Design top, start of the top module:
module top #(parameter WIDTH = 32)
(
	input				   clk,
	input				   rst,
	input 				   div_ready,
	input 				   div_datavalid_i,
	input 	   [WIDTH-1:0] div_dividend_i,
	input 	   [WIDTH-1:0] div_divisor_i,
	output reg 		 	   div_doing_o,
	output reg 		 	   div_qrvalid_o,
	output reg [WIDTH-1:0] div_quotient_o,
	output reg [WIDTH-1:0] div_remainder_o
);
reg [2*WIDTH  :0] div_remainder_r 	[WIDTH-1:0];
reg [2*WIDTH-1:0] div_divisor_r   	[WIDTH-1:0];
reg [  WIDTH-1:0] div_quotient_r  	[WIDTH-1:0];
reg               div_data_valid_r 	[WIDTH-1:0];
reg 		 	  div_qrvalid_r;
reg [WIDTH-1:0]   div_quotiento_r;
reg [WIDTH-1:0]   div_remaindero_r;
always @(posedge clk) begin
    if (rst) begin
    	div_doing_o <= 1'b0;
    end
    else if (div_qrvalid_o) begin
      	div_doing_o <= 1'b0;
    end
    else if(div_datavalid_i) begin
      	div_doing_o <= 1'b1;
    end
end
always @(posedge clk ) begin
	if (rst) begin
  ...
==> flow/config.mk <==
export PLATFORM = sky130hd
export DESIGN_NAME = top
export DESIGN_NICKNAME = top
export VERILOG_FILES = /design/flow/design.v
export SDC_FILE = /design/flow/constraint.sdc
export NUM_CORES = 4
export LEC_CHECK = 0
export ABC_AREA = 1
export CAP_MARGIN = 20
export CORE_MARGIN = 2
export CORE_UTILIZATION = 72
export HOLD_SLACK_MARGIN = -0.08
export PLACE_DENSITY = 0.95
export SETUP_SLACK_MARGIN = 1.1
export SLEW_MARGIN = 20
==> flow/constraint.sdc <==
create_clock -name core_clock -period 3.72 [get_ports {clk}]
set_input_delay 0.7440 -clock core_clock [delete_from_list [all_inputs] [get_ports {clk}]]
set_output_delay 0.7440 -clock core_clock [all_outputs]
set_load 0.01 [all_outputs]
run.sh (not shown) runs the stock make flow with config.mk's settings and CLKGATE_MAP_FILE=.
The baseline did not get past global routing with GRT-0232.
Change:
--- a/flow/config.mk
+++ b/flow/config.mk
@@ -9,0 +10,2 @@
+export CELL_PAD_IN_SITES_DETAIL_PLACEMENT = 1
+export CORE_ASPECT_RATIO = 1.66
@@ -11,5 +13,4 @@
-export CORE_UTILIZATION = 72
-export HOLD_SLACK_MARGIN = -0.08
-export PLACE_DENSITY = 0.95
-export SETUP_SLACK_MARGIN = 1.1
-export SLEW_MARGIN = 20
+export CORE_UTILIZATION = 40
+export GPL_TIMING_DRIVEN = 0
+export MAX_ROUTING_LAYER = met5
+export SLEW_MARGIN = 35
==> flow/constraint.sdc (replaced) <==
create_clock -name core_clock -period 7.5 [get_ports {clk}]
set_input_delay 1.5000 -clock core_clock [delete_from_list [all_inputs] [get_ports {clk}]]
set_output_delay 1.5000 -clock core_clock [all_outputs]
set_load 0.01 [all_outputs]
This time the run passed the timing, DRC and antenna checks.
Area after synthesis is unchanged.
Die area grows by 79%.
Synthesized cell count is unchanged.
Change:
==> flow/config.mk (replaced) <==
export PLATFORM = sky130hd
export DESIGN_NAME = top
export DESIGN_NICKNAME = top
export VERILOG_FILES = /design/flow/design.v
export SDC_FILE = /design/flow/constraint.sdc
export NUM_CORES = 4
export LEC_CHECK = 0
export CAP_MARGIN = 20
export CORE_MARGIN = 2
export CORE_UTILIZATION = 72
export PLACE_DENSITY = 0.95
export SLEW_MARGIN = 20
==> flow/constraint.sdc (replaced) <==
create_clock -name core_clock -period 5.2 [get_ports {clk}]
set_input_delay 1.0400 -clock core_clock [delete_from_list [all_inputs] [get_ports {clk}]]
set_output_delay 1.0400 -clock core_clock [all_outputs]
set_load 0.01 [all_outputs]
What happened: The new run aborted during global routing; die size goes down by 50%; synthesized cell count is lower by 34%; area after synthesis shrinks by 11%.
Change:
--- a/flow/config.mk
+++ b/flow/config.mk
@@ -10,2 +10 @@
-export CORE_UTILIZATION = 72
-export PLACE_DENSITY = 0.95
+export CORE_UTILIZATION = 40
==> flow/constraint.sdc (replaced) <==
create_clock -name core_clock -period 7.5 [get_ports {clk}]
set_input_delay 1.5000 -clock core_clock [delete_from_list [all_inputs] [get_ports {clk}]]
set_output_delay 1.5000 -clock core_clock [all_outputs]
set_load 0.01 [all_outputs]
=> This time the run completed without violations; synthesized cell count does not change; area after synthesis is unchanged; die size increases by well over a third.
Change:
--- a/flow/config.mk
+++ b/flow/config.mk
@@ -8,0 +9,2 @@
+export CELL_PAD_IN_SITES_GLOBAL_PLACEMENT = 2
+export CORE_ASPECT_RATIO = 1.12
@@ -10,2 +12,7 @@
-export CORE_UTILIZATION = 40
-export SLEW_MARGIN = 20
+export CORE_UTILIZATION = 52
+export CTS_CLUSTER_SIZE = 17
+export GPL_ROUTABILITY_DRIVEN = 1
+export GPL_TIMING_DRIVEN = 0
+export MAX_ROUTING_LAYER = met5
+export MIN_ROUTING_LAYER = met1
+export SLEW_MARGIN = 15
==> flow/constraint.sdc (replaced) <==
create_clock -name core_clock -period 4.54 [get_ports {clk}]
set_input_delay 0.9080 -clock core_clock [delete_from_list [all_inputs] [get_ports {clk}]]
set_output_delay 0.9080 -clock core_clock [all_outputs]
set_load 0.01 [all_outputs]
Now the flow produced a layout that fails on setup timing; power goes up by 69%; synthesized cell count stays the same; count of clock-buffer cells in the layout fell by 31; die area came out lower by 23%; wire length came out higher by 32%; hold slack hardly moves; setup slack got worse by 2.0 ns; design area rises by 10%; non-clock buffer count increases by 1803.

* * *

Starting RTL as in the previous note.
Design top, start of the top module:
module top #(parameter WIDTH = 32)
(
	input				   clk,
	input				   rst,
	input 				   div_ready,
	input 				   div_datavalid_i,
	input 	   [WIDTH-1:0] div_dividend_i,
	input 	   [WIDTH-1:0] div_divisor_i,
	output reg 		 	   div_doing_o,
	output reg 		 	   div_qrvalid_o,
	output reg [WIDTH-1:0] div_quotient_o,
	output reg [WIDTH-1:0] div_remainder_o
);
reg [2*WIDTH  :0] div_remainder_r 	[WIDTH-1:0];
reg [2*WIDTH-1:0] div_divisor_r   	[WIDTH-1:0];
reg [  WIDTH-1:0] div_quotient_r  	[WIDTH-1:0];
reg               div_data_valid_r 	[WIDTH-1:0];
reg 		 	  div_qrvalid_r;
reg [WIDTH-1:0]   div_quotiento_r;
reg [WIDTH-1:0]   div_remaindero_r;
always @(posedge clk) begin
    if (rst) begin
    	div_doing_o <= 1'b0;
    end
    else if (div_qrvalid_o) begin
      	div_doing_o <= 1'b0;
    end
    else if(div_datavalid_i) begin
      	div_doing_o <= 1'b1;
    end
end
always @(posedge clk ) begin
	if (rst) begin
    	div_quotient_o 	<= 1'b0;
		div_remainder_o	<= 0;
		div_qrvalid_o	<=0;
    end
	else if (div_ready)begin
		div_quotient_o 	<= 1'b0;
		div_remainder_o	<= 0;
		div_qrvalid_o	<=0;
	end
	else if(div_qrvalid_r)begin
		div_quotient_o 	<= div_quotiento_r;
		div_remainder_o	<= div_remaindero_r;
		div_qrvalid_o	<= div_qrvalid_r;
	end
end
genvar div_m_var;
always @ (posedge clk ) begin
	if (rst) begin
		div_remainder_r	[0] <= {2*WIDTH+1{1'b0}};
		div_divisor_r  	[0] <= {2*WIDTH  {1'b0}};
		div_quotient_r 	[0] <= {  WIDTH  {1'b0}};
		div_data_valid_r[0] <=            1'b0  ;
	end else if (div_datavalid_i) begin
		if (|div_divisor_i) begin 
			div_remainder_r	[0] 	<= (div_dividend_i<<1) - (div_divisor_i<<WIDTH);
  ...
Settings: LEC_CHECK=0, ABC_AREA=0, CAP_MARGIN=20, CORE_MARGIN=2, CORE_UTILIZATION=72, HOLD_SLACK_MARGIN=-0.08, PLACE_DENSITY=0.94, SETUP_SLACK_MARGIN=1.1, SLEW_MARGIN=20; clock period 3.72 ns.
The first run failed in clock tree synthesis (4_1_cts) on DPL-0033.
Rerun with:
==> flow/config.mk (replaced) <==
export PLATFORM = sky130hd
export DESIGN_NAME = top
export DESIGN_NICKNAME = top
export VERILOG_FILES = /design/flow/design.v
export SDC_FILE = /design/flow/constraint.sdc
export NUM_CORES = 4
export LEC_CHECK = 0
export CAP_MARGIN = 20
export CORE_MARGIN = 2
export CORE_UTILIZATION = 72
export HOLD_SLACK_MARGIN = -0.09
export SLEW_MARGIN = 20
==> flow/constraint.sdc (replaced) <==
create_clock -name core_clock -period 4.55 [get_ports {clk}]
set_input_delay 0.9100 -clock core_clock [delete_from_list [all_inputs] [get_ports {clk}]]
set_output_delay 0.9100 -clock core_clock [all_outputs]
set_load 0.01 [all_outputs]
=> With this change the flow did not get past global routing (5_1_grt) on GRT-0232. Die size is unchanged. Synthesized area is unchanged. Synthesized cell count does not change.
Rerun with:
--- a/flow/config.mk
+++ b/flow/config.mk
@@ -8,5 +8,4 @@
 export CAP_MARGIN = 20
 export CORE_MARGIN = 2
-export CORE_UTILIZATION = 72
-export HOLD_SLACK_MARGIN = -0.09
+export CORE_UTILIZATION = 40
 export SLEW_MARGIN = 20
==> flow/constraint.sdc (replaced) <==
create_clock -name core_clock -period 6.58 [get_ports {clk}]
set_input_delay 1.3160 -clock core_clock [delete_from_list [all_inputs] [get_ports {clk}]]
set_output_delay 1.3160 -clock core_clock [all_outputs]
set_load 0.01 [all_outputs]
What happened:
- Now the flow produced a clean layout
- die size climbs by 79%
- area after synthesis stays the same
- synthesized cell count does not change
Rerun with:
--- a/flow/config.mk
+++ b/flow/config.mk
@@ -8,4 +8,6 @@
 export CAP_MARGIN = 20
 export CORE_MARGIN = 2
-export CORE_UTILIZATION = 40
+export CORE_UTILIZATION = 70
+export PLACE_DENSITY = 0.37
+export SETUP_SLACK_MARGIN = 1.52
 export SLEW_MARGIN = 20
==> flow/constraint.sdc (replaced) <==
create_clock -name core_clock -period 5.2 [get_ports {clk}]
set_input_delay 1.0400 -clock core_clock [delete_from_list [all_inputs] [get_ports {clk}]]
set_output_delay 1.0400 -clock core_clock [all_outputs]
set_load 0.01 [all_outputs]
Result: This time the run finished with negative setup slack left. Worst setup slack gets worse by 0.67 ns. Total power grows by 27%. Clock-buffer cell count went down by 57. Synthesized cell count is unchanged. Routed wire length rose by 6.7%. Combinational power rose by 61%.
Rerun with:
--- a/flow/config.mk
+++ b/flow/config.mk
@@ -6,8 +6,10 @@
 export NUM_CORES = 4
 export LEC_CHECK = 0
+export ABC_AREA = 0
 export CAP_MARGIN = 20
 export CORE_MARGIN = 2
-export CORE_UTILIZATION = 70
-export PLACE_DENSITY = 0.37
-export SETUP_SLACK_MARGIN = 1.52
+export CORE_UTILIZATION = 72
+export HOLD_SLACK_MARGIN = -0.08
+export PLACE_DENSITY = 0.95
+export SETUP_SLACK_MARGIN = -0.35
 export SLEW_MARGIN = 20
==> flow/constraint.sdc (replaced) <==
create_clock -name core_clock -period 3.72 [get_ports {clk}]
set_input_delay 0.7440 -clock core_clock [delete_from_list [all_inputs] [get_ports {clk}]]
set_output_delay 0.7440 -clock core_clock [all_outputs]
set_load 0.01 [all_outputs]
=> The new run failed in global routing (5_1_grt) on GRT-0116. Synthesized cell count is unchanged. Die size decreases by 2.8%. Synthesized area stays the same.
Rerun with:
==> flow/config.mk (replaced) <==
export PLATFORM = sky130hd
export DESIGN_NAME = top
export DESIGN_NICKNAME = top
export VERILOG_FILES = /design/flow/design.v
export SDC_FILE = /design/flow/constraint.sdc
export NUM_CORES = 4
export LEC_CHECK = 0
export CAP_MARGIN = 20
export CORE_MARGIN = 2
export CORE_UTILIZATION = 15
export SLEW_MARGIN = 20
==> flow/constraint.sdc (replaced) <==
create_clock -name core_clock -period 6.58 [get_ports {clk}]
set_input_delay 1.3160 -clock core_clock [delete_from_list [all_inputs] [get_ports {clk}]]
set_output_delay 1.3160 -clock core_clock [all_outputs]
set_load 0.01 [all_outputs]
The changed run went through all stages and came out clean.
Area after synthesis does not change.
Die size goes up to 4.8 times its value.
Synthesized cell count stays the same.
No activity file was given, so power comes from the tool's default toggle rates.
